==> flow/design.v <==
module floating_Mult(
    input               clk, 
    input               rst,
    input       [31:0]  OperandA,
    input       [31:0]  OperandB,
    input               in_valid,
    output              zero_exponent,  
    output              Exception,  
    output              NaN,  
    output reg          out_valid,
    output reg  [31:0]  out
);
    reg sign_out;
    reg normalize;  
    reg [7:0] Exponent_out;
    reg [22:0] Mantissa_out;
    reg [23:0] OperandA_reg, OperandB_reg;  
    reg [47:0] Mantissa_product;
    localparam BIAS = 127;
    always @(*) begin
        out = 32'b0;
        out_valid = 1'b0;
        sign_out = 1'b0;
        normalize = 1'b0;
        Exponent_out = 8'b0;
        Mantissa_out = 23'b0;
        OperandA_reg = 24'b0;
        OperandB_reg = 24'b0;
        Mantissa_product = 48'b0;
        if(~rst) begin
            out = 32'b0;
            out_valid = 1'b0;
        end
        else if(in_valid) begin 
            sign_out = OperandA[31] ^ OperandB[31];
       		OperandA_reg = (|OperandA[30:23]) ? {1'b1, OperandA[22:0]} : {1'b0, OperandA[22:0]};
            OperandB_reg = (|OperandB[30:23]) ? {1'b1, OperandB[22:0]} : {1'b0, OperandB[22:0]};
            Mantissa_product = OperandA_reg * OperandB_reg;
            normalize = Mantissa_product[47];  
            if(~normalize && ~zero_exponent) begin
      			Mantissa_product = Mantissa_product << 1 ;
      			Mantissa_out = Mantissa_product[46:24] + Mantissa_product[23] ;  
      			normalize = Mantissa_product[47];
      			Exponent_out = (OperandA[30:23] + OperandB[30:23] - BIAS);
    		end
  			else begin
  				Mantissa_out = Mantissa_product [46:24];  
  				Exponent_out = (OperandA[30:23] + OperandB[30:23] - BIAS) + normalize;
  			end
            if (zero_exponent) begin
                out = 32'b0;
                out_valid = 1'b1;
            end
            else if(NaN) begin
                out = {sign_out,8'b1111_1111, 23'b111_1111_1111_1111_1111_1111};
                out_valid = 1'b1;
            end
            else if(Exception) begin
                out = {sign_out,8'b1111_1111,23'b0};
                out_valid = 1'b1;
            end
            else if (normalize) begin
                out = {sign_out, Exponent_out, Mantissa_out};
                out_valid = 1'b1;
            end
        end
        else begin  
            out = 32'b0;
            out_valid = 1'b0;
        end
    end
    assign Exception = ( ( (&OperandA[30:23]) && (OperandA[22:0] == 0) )   || ( (&OperandB[30:23]) && (OperandB[22:0] == 0) ) ) ? 1'b1 : 1'b0;
    assign zero_exponent = ((OperandA[30:23] == 0) | (OperandB[30:23] == 0)) ? 1'b1 : 1'b0;
    assign NaN =( ( (OperandA[30:23] == 8'b1111_1111) && (OperandA [22:0] != 23'b0) ) || ( (OperandB[30:23] == 8'b1111_1111) && (OperandB [22:0] != 23'b0) ) ) ? 1 : 0; 
endmodule
module Adder(
    input               clk,
    input               rst,
    input       [31:0]  OperandA,
    input       [31:0]  OperandB,
    input               in_valid,
    output              Exception,  
    output              zero_exponent,
    output              NaN,
    output reg out_valid,
output reg [31:0] out
    );
reg signA;
reg [23:0] mantissaA;
reg [7:0] expA;
reg signB;
reg [23:0] mantissaB;
reg [7:0] expB, expB_new;
reg [24:0] mantissa_sum;
reg [23:0] mantissaB_shift;
reg sign_out;
reg [7:0] exp_out;
reg [22:0] mantissa_out;
reg [8:0] Diff_exponent;  
integer norm_i;
always @(*) begin
    out = 32'b0;
    out_valid = 1'b0;
    expB_new = 8'b0;
    mantissa_sum = 25'b0;
    mantissaB_shift = 24'b0;
    sign_out = 1'b0;
    exp_out = 8'b0;
    mantissa_out = 23'b0;
    Diff_exponent = 9'b0;
    signA = OperandA [31];
    expA = OperandA [30:23];
    mantissaA = (|OperandA[30:23]) ? {1'b1, OperandA[22:0]} : {1'b0, OperandA[22:0]};
    signB = OperandB [31];
    expB = OperandB [30:23];
    mantissaB = (|OperandB[30:23]) ? {1'b1, OperandB[22:0]} : {1'b0, OperandB[22:0]};
    if (~rst) begin
        out = 32'b0;
        out_valid = 1'b0;
    end
    else if(in_valid) begin
       if (expA < expB) begin
            {signA, expA, mantissaA, signB, expB, mantissaB} = {signB, expB, mantissaB, signA, expA, mantissaA};
        end
        Diff_exponent = expA - expB ;
        expB_new = expB + Diff_exponent ;
        mantissaB_shift = (Diff_exponent > 0) ? mantissaB >> Diff_exponent : mantissaB ;
        exp_out = expA;
        if(signA == signB) begin
            mantissa_sum = mantissaA + mantissaB_shift;
            sign_out = signA;
        end
        else begin
        if(mantissaA >= mantissaB_shift) begin
            mantissa_sum = mantissaA - mantissaB_shift;
            sign_out = signA;
        end
        else begin
            mantissa_sum = mantissaB_shift - mantissaA;
            sign_out = signB ;
        end
        end
        if(mantissa_sum[24]) begin
            mantissa_sum = mantissa_sum >> 1;  
            exp_out = exp_out + 1 ;
        end 
        for (norm_i = 0; norm_i < 24; norm_i = norm_i + 1)
            if (~ mantissa_sum[23] & (|mantissa_sum) )
            begin
            mantissa_sum = mantissa_sum << 1;
            exp_out = exp_out - 1;
            end
        mantissa_out = mantissa_sum[22:0];
         if(NaN) begin
            out = {sign_out,8'b1111_1111, 23'b111_1111_1111_1111_1111_1111};
            out_valid = 1'b1;
        end
        else if(Exception) begin
            out = {sign_out,8'b1111_1111,23'b0};
            out_valid = 1'b1;
        end
        else begin
            out = {sign_out, exp_out, mantissa_out};
            out_valid = 1'b1;
        end
    end
    else begin
        out_valid = 1'b0;
    end
end
assign NaN =( ( (OperandA[30:23] == 8'b1111_1111) && (OperandA [22:0] != 23'b0) ) || ( (OperandB[30:23] == 8'b1111_1111) && (OperandB [22:0] != 23'b0) ) ) ? 1 : 0;
assign Exception = ( ( (&OperandA[30:23]) && (OperandA[22:0] == 0) )   || ( (&OperandB[30:23]) && (OperandB[22:0] == 0) ) ) ? 1'b1 : 1'b0;
endmodule 
module Accumulator(
    input               clk, 
    input               rst,
    input    [31:0]     IN1,
    input               in_valid,
    input [7:0]         kernel_size,
    output reg [31:0]   Accumulator,
    output reg              output_valid
    );
wire [31:0] out;
wire [15:0] counter_tmp;
reg  [15:0] counter ;
assign counter_tmp = kernel_size*kernel_size;
always @(posedge clk or negedge rst) begin
    if(~rst) begin
        Accumulator <= 0;
        output_valid <= 0;
        counter <= 0;
    end
    else if (in_valid) begin
      counter <= counter + 1 ;
        if (counter == counter_tmp-1)
          begin
            counter <= 0;
            output_valid <= 1;
            Accumulator <= (counter == 0) ? IN1 : out;  
          end
        else if (counter == 0)begin
          Accumulator <= IN1;  
          output_valid <= 0;
        end
       else
         begin
        Accumulator <= out;
        output_valid <= 0;
         end
    end
    else begin
      Accumulator <= Accumulator;  
      output_valid <= 0;
      end
end
        Adder add_inst(
            .clk(clk),
            .rst(rst),
            .OperandA(IN1),
            .OperandB(Accumulator),
            .in_valid(in_valid),
            .Exception(),
            .zero_exponent(),
            .NaN(),
            .out_valid(),
            .out(out)
        );
endmodule 
module conv_mac (
    input         clk,
    input         rst,           
    input         in_valid,
    input  [31:0] OperandA,      
    input  [31:0] OperandB,      
    input  [7:0]  kernel_size,
    output        out_valid,
    output [31:0] result
);
wire        acc_en;
wire [31:0] mult_result;
floating_Mult multiplier(
    .clk(clk),
    .rst(rst),
    .OperandA(OperandA),
    .OperandB(OperandB),
    .in_valid(in_valid),
    .zero_exponent(),
    .Exception(),
    .NaN(),
    .out_valid(acc_en),
    .out(mult_result)
);
Accumulator accumulator(
    .clk(clk),
    .rst(rst),
    .IN1(mult_result),
    .in_valid(acc_en),
    .Accumulator(result),
    .output_valid(out_valid),
    .kernel_size(kernel_size)
);
endmodule
==> flow/config.mk <==
export PLATFORM = sky130hd
export DESIGN_NAME = conv_mac
export DESIGN_NICKNAME = conv_mac
export VERILOG_FILES = /design/flow/design.v
export SDC_FILE = /design/flow/constraint.sdc
export NUM_CORES = 4
export LEC_CHECK = 0
export ABC_AREA = 1
export CAP_MARGIN = 20
export CORE_MARGIN = 2
export CORE_UTILIZATION = 72
export CTS_CLUSTER_DIAMETER = 215
export CTS_CLUSTER_SIZE = 60
export PLACE_DENSITY = 0.35
export SETUP_SLACK_MARGIN = 2.44
export SLEW_MARGIN = 20
==> flow/constraint.sdc <==
create_clock -name core_clock -period 37.4 [get_ports {clk}]
set_input_delay 7.4800 -clock core_clock [delete_from_list [all_inputs] [get_ports {clk}]]
set_output_delay 7.4800 -clock core_clock [all_outputs]
set_load 0.01 [all_outputs]
run.sh (not shown) runs the stock make flow with config.mk's settings and CLKGATE_MAP_FILE=.
The first run aborted during 5_1_grt.
Rerun with:
- PLACE_DENSITY: 0.35 -> not set
- SETUP_SLACK_MARGIN: 2.44 -> not set
The new run finished but failed the layout checks on negative setup slack.
Die area is unchanged.
Synthesized area is unchanged.
Synthesized cell count is unchanged.
Rerun with:
- ABC_AREA: 1 -> not set
- CORE_UTILIZATION: 72 -> 55
- CTS_CLUSTER_DIAMETER: 215 -> not set
- CTS_CLUSTER_SIZE: 60 -> not set
- clock period: 37.4 -> 43.0 ns (I/O delays scaled with it)
Effect: With this change the flow completed without violations; first-iteration DRC count is lower by a quarter to a third; worst hold slack loses 42 ps; clock skew grows by 3.5 ps; synthesized area fell by a few percent.
Rerun with:
- CORE_UTILIZATION: 55 -> 10
- clock period: 43.0 -> 52.4 ns (I/O delays scaled with it)
=> The changed run completed without violations. Cell area is higher by roughly a tenth. Synthesized area stays the same. Global-route usage decreases by 31 points. Routed wire length came out higher by roughly a tenth. Via count is lower slightly. Clock-buffer cell count is unchanged. Register-to-register slack gains 7000 ps. Flip-flop count does not change.
